==> run a: inputs <==
==> flow/design.v <==
module AudDSP (
    input i_rst_n,
    input i_clk,
    input i_start,  
    input i_pause,  
    input [2:0] i_speed,
    input i_is_slow,
    input i_slow_mode,
    input i_daclrck,                
    input signed [15:0] i_sram_data,
    input [19:0] i_sram_stop_addr,  
    output signed [15:0] o_dac_data,
    output o_en,                    
    output o_is_pause,
    output [19:0] o_sram_addr
);
    localparam S_IDLE = 0;
    localparam S_PAUSE = 1;
    localparam S_PLAY = 2;
    localparam S_EMPTY = 3;
    reg [2:0] state_r, state_w;
    reg is_pause_r, is_pause_w;
    reg is_slow_r, is_slow_w;
    reg slow_mode_r, slow_mode_w;
    reg [2:0] speed_r, speed_w;
    reg [3:0] slow_counter_r, slow_counter_w;
    reg [1:0] get_data_counter_r, get_data_counter_w;
    reg [19:0] addr_r, addr_w;
    reg signed [15:0] sram_data_r, sram_data_w, sram_data_next_r, sram_data_next_w;
    reg [15:0] o_data_r, o_data_w;
    assign o_en = !i_daclrck;
    assign o_dac_data = o_data_r;
    assign o_sram_addr = addr_r;
    assign o_is_pause = is_pause_r;
    always @(*) begin
        state_w = state_r;
        case(state_r)
            S_IDLE: begin
                if(i_start)         state_w = S_PAUSE;
                else                state_w = S_IDLE;
            end
            S_PAUSE: begin
                if(!is_pause_r)     state_w = S_PLAY;
                else                state_w = S_PAUSE;
            end
            S_PLAY: begin
                if(is_pause_r)      state_w = S_PAUSE;
                else begin
                    if(!i_daclrck)  state_w = S_EMPTY;
                    else            state_w = S_PLAY;
                end
            end
            S_EMPTY: begin
                if(is_pause_r)      state_w = S_PAUSE;
                else begin
                    if(!i_daclrck)  state_w = S_EMPTY;
                    else            state_w = S_PLAY;
                end
            end
        endcase
    end
    always @(*) begin
        slow_counter_w = slow_counter_r;
        case(state_r)
            S_IDLE:     slow_counter_w = 0;
            S_PAUSE:    slow_counter_w = 0;
            S_PLAY: begin
                if(is_slow_r && !is_pause_r && i_daclrck) begin
                    if(slow_counter_r == speed_r)   slow_counter_w = 0;
                    else                            slow_counter_w = slow_counter_r + 1;
                end
            end
        endcase
    end
    always @(*) begin
        get_data_counter_w = get_data_counter_r;
        case(state_r)
            S_IDLE:     get_data_counter_w = 0;
            S_PAUSE:    get_data_counter_w = 0;
            S_PLAY: begin
                if(get_data_counter_r < 3)  get_data_counter_w = get_data_counter_r + 1;
            end
            S_EMPTY:    get_data_counter_w = 0;
        endcase
    end
    always @(*) begin
        is_pause_w = is_pause_r;
        case(state_r)
            S_IDLE:                 is_pause_w = 1;
            S_PAUSE: if(i_pause)    is_pause_w = 0;
            S_PLAY:  if(i_pause)    is_pause_w = 1;
            S_EMPTY: if(i_pause)    is_pause_w = 1;
        endcase
    end
    always @(*) begin
        is_slow_w = is_slow_r;
        slow_mode_w = slow_mode_r;
        speed_w = speed_r;
        case(state_r)
            S_IDLE: begin
                is_slow_w = 0;
                slow_mode_w = 0;
                speed_w = 0;
            end
            S_PAUSE: begin
                is_slow_w = i_is_slow;
                slow_mode_w = i_slow_mode;
                speed_w = i_speed;
            end
            S_PLAY: begin
                is_slow_w = is_slow_r;
                slow_mode_w = slow_mode_r;
                speed_w = speed_r;
            end
            S_EMPTY: begin
                is_slow_w = i_is_slow;
                slow_mode_w = i_slow_mode;
                speed_w = i_speed;
            end
        endcase
    end
    reg [20:0] temp_addr;      
    always @(*) begin
        addr_w = addr_r;
        temp_addr = addr_r;
        case(state_r)
            S_IDLE:     temp_addr = 0;
            S_PLAY: begin
                if(get_data_counter_r == 0) begin
                    if(is_slow_r) begin
                        if(slow_counter_r == 0)     temp_addr = addr_r + 1;
                    end
                    else                            temp_addr = addr_r + speed_r + 1;
                end
            end
        endcase
        if(temp_addr > i_sram_stop_addr)    addr_w = 0;
        else                                addr_w = temp_addr;
    end
    always @(*) begin
        sram_data_w = sram_data_r;
        sram_data_next_w = sram_data_next_r;
        case(state_r)
            S_IDLE: begin
                sram_data_w = 0;
                sram_data_next_w = 0;
            end
            S_PAUSE: begin
                sram_data_next_w = i_sram_data;
            end
            S_PLAY: begin
                if(get_data_counter_r == 2) begin
                    if(is_slow_r)begin           
                        if(slow_counter_r == 0) begin
                            sram_data_w = sram_data_next_r;
                            sram_data_next_w = i_sram_data;
                        end
                    end
                    else begin                   
                        sram_data_w = sram_data_next_r;
                        sram_data_next_w = i_sram_data;
                    end
                end
            end
        endcase
    end
    reg signed [16:0] diff;
    reg signed [20:0] diff_counter_prod;
    reg signed [20:0] diff_counter_prod_div_speed;
    always @(*) begin
        o_data_w = o_data_r;
        diff = 0;
        diff_counter_prod = 0;
        diff_counter_prod_div_speed = 0;
        case(state_r)
            S_IDLE: o_data_w = 0;
            S_PLAY: begin
                if(get_data_counter_r == 3) begin
                    if(is_slow_r) begin
                        if(slow_mode_r) begin
                            diff = $signed(sram_data_next_r) - $signed(sram_data_r);
                            diff_counter_prod = $signed(diff) * $signed({1'b0, slow_counter_r});
                            diff_counter_prod_div_speed = $signed($signed(diff_counter_prod) / $signed({1'b0, speed_r + 1}));
                            o_data_w = $signed($signed(sram_data_r) + $signed(diff_counter_prod_div_speed));
                        end
                        else o_data_w = sram_data_r;
                    end
                    else o_data_w = sram_data_r;
                end
            end
        endcase
    end
    always_ff @(posedge i_clk or negedge i_rst_n) begin
        if(!i_rst_n) begin
            state_r <= S_IDLE;
            is_pause_r <= 1;
            addr_r <= 0;
            speed_r <= 0;
            o_data_r <= 0;
            is_slow_r <= 0;
            slow_mode_r <= 0;
            sram_data_r <= 0;
            slow_counter_r <= 0;
            sram_data_next_r <= 0;
            get_data_counter_r <= 0;
        end
        else begin
            state_r <= state_w;
            is_pause_r <= is_pause_w;
            addr_r <= addr_w;
            speed_r <= i_speed;
            o_data_r <= o_data_w;
            is_slow_r <= i_is_slow;
            slow_mode_r <= i_slow_mode;
            sram_data_r <= sram_data_w;
            slow_counter_r <= slow_counter_w;
            sram_data_next_r <= sram_data_next_w;
            get_data_counter_r <= get_data_counter_w;
        end
    end
endmodule
==> flow/run.sh <==
#!/bin/bash
# the make line also repeats each setting of config.mk as NAME=value (left out here)
make -C /OpenROAD-flow-scripts/flow DESIGN_CONFIG=/design/flow/config.mk WORK_HOME=/design/flow/orfs CLKGATE_MAP_FILE= finish
==> flow/config.mk <==
export PLATFORM = sky130hd
export DESIGN_NAME = AudDSP
export DESIGN_NICKNAME = AudDSP
export VERILOG_FILES = /design/flow/design.v
export SDC_FILE = /design/flow/constraint.sdc
export NUM_CORES = 4
export LEC_CHECK = 0
export CAP_MARGIN = 0
export CORE_ASPECT_RATIO = 0.5
export CORE_MARGIN = 2
export CORE_UTILIZATION = 39
export CTS_CLUSTER_DIAMETER = 351
export CTS_CLUSTER_SIZE = 98
export GPL_TIMING_DRIVEN = 0
export PLACE_DENSITY = 0.45
export SETUP_SLACK_MARGIN = -0.16
export SLEW_MARGIN = 20
export TNS_END_PERCENT = 5
==> flow/constraint.sdc <==
create_clock -name core_clock -period 129.0 [get_ports {i_clk}]
set_input_delay 25.8000 -clock core_clock [delete_from_list [all_inputs] [get_ports {i_clk}]]
set_output_delay 25.8000 -clock core_clock [all_outputs]
set_load 0.01 [all_outputs]
==> run b (differences from run a) <==
ABC_AREA = 1   (was unset)
CAP_MARGIN = 20   (was 0)
CORE_ASPECT_RATIO = unset   (was 0.5)
CORE_UTILIZATION = 63   (was 39)
CTS_CLUSTER_DIAMETER = 372   (was 351)
GPL_TIMING_DRIVEN = unset   (was 0)
PLACE_DENSITY = unset   (was 0.45)
SETUP_SLACK_MARGIN = unset   (was -0.16)
TNS_END_PERCENT = unset   (was 5)
==> flow/constraint.sdc (replaced) <==
create_clock -name core_clock -period 53.8 [get_ports {i_clk}]
set_input_delay 10.7600 -clock core_clock [delete_from_list [all_inputs] [get_ports {i_clk}]]
set_output_delay 10.7600 -clock core_clock [all_outputs]
set_load 0.01 [all_outputs]
==> run c (differences from run a) <==
ABC_AREA = 1   (was unset)
CAP_MARGIN = 20   (was 0)
CORE_ASPECT_RATIO = unset   (was 0.5)
CORE_UTILIZATION = 52   (was 39)
CTS_CLUSTER_DIAMETER = unset   (was 351)
CTS_CLUSTER_SIZE = unset   (was 98)
GPL_TIMING_DRIVEN = unset   (was 0)
PLACE_DENSITY = unset   (was 0.45)
SETUP_SLACK_MARGIN = unset   (was -0.16)
TNS_END_PERCENT = unset   (was 5)
==> flow/constraint.sdc (replaced) <==
create_clock -name core_clock -period 67.0 [get_ports {i_clk}]
set_input_delay 13.4000 -clock core_clock [delete_from_list [all_inputs] [get_ports {i_clk}]]
set_output_delay 13.4000 -clock core_clock [all_outputs]
set_load 0.01 [all_outputs]
==> notes <==
- Via count, lowest first: run a, run c, run b.
- Sequential share of layout area, highest first: run a, run c, run b.
- Non-clock buffer count, lowest first: run c, run a, run b.
- Cell area: run a is lower than run c (13%).
- Between run a and run b, the lower clock-buffer cell count is in run b (gap 1).
- Of run c and run b, run b has the higher routed wire length (gap 1.2%, measured against run b).
- Of run a and run c, run a has the higher die area (gap about 12%, measured against run c).
- Against run a, the fmax of run b is larger by 87%.
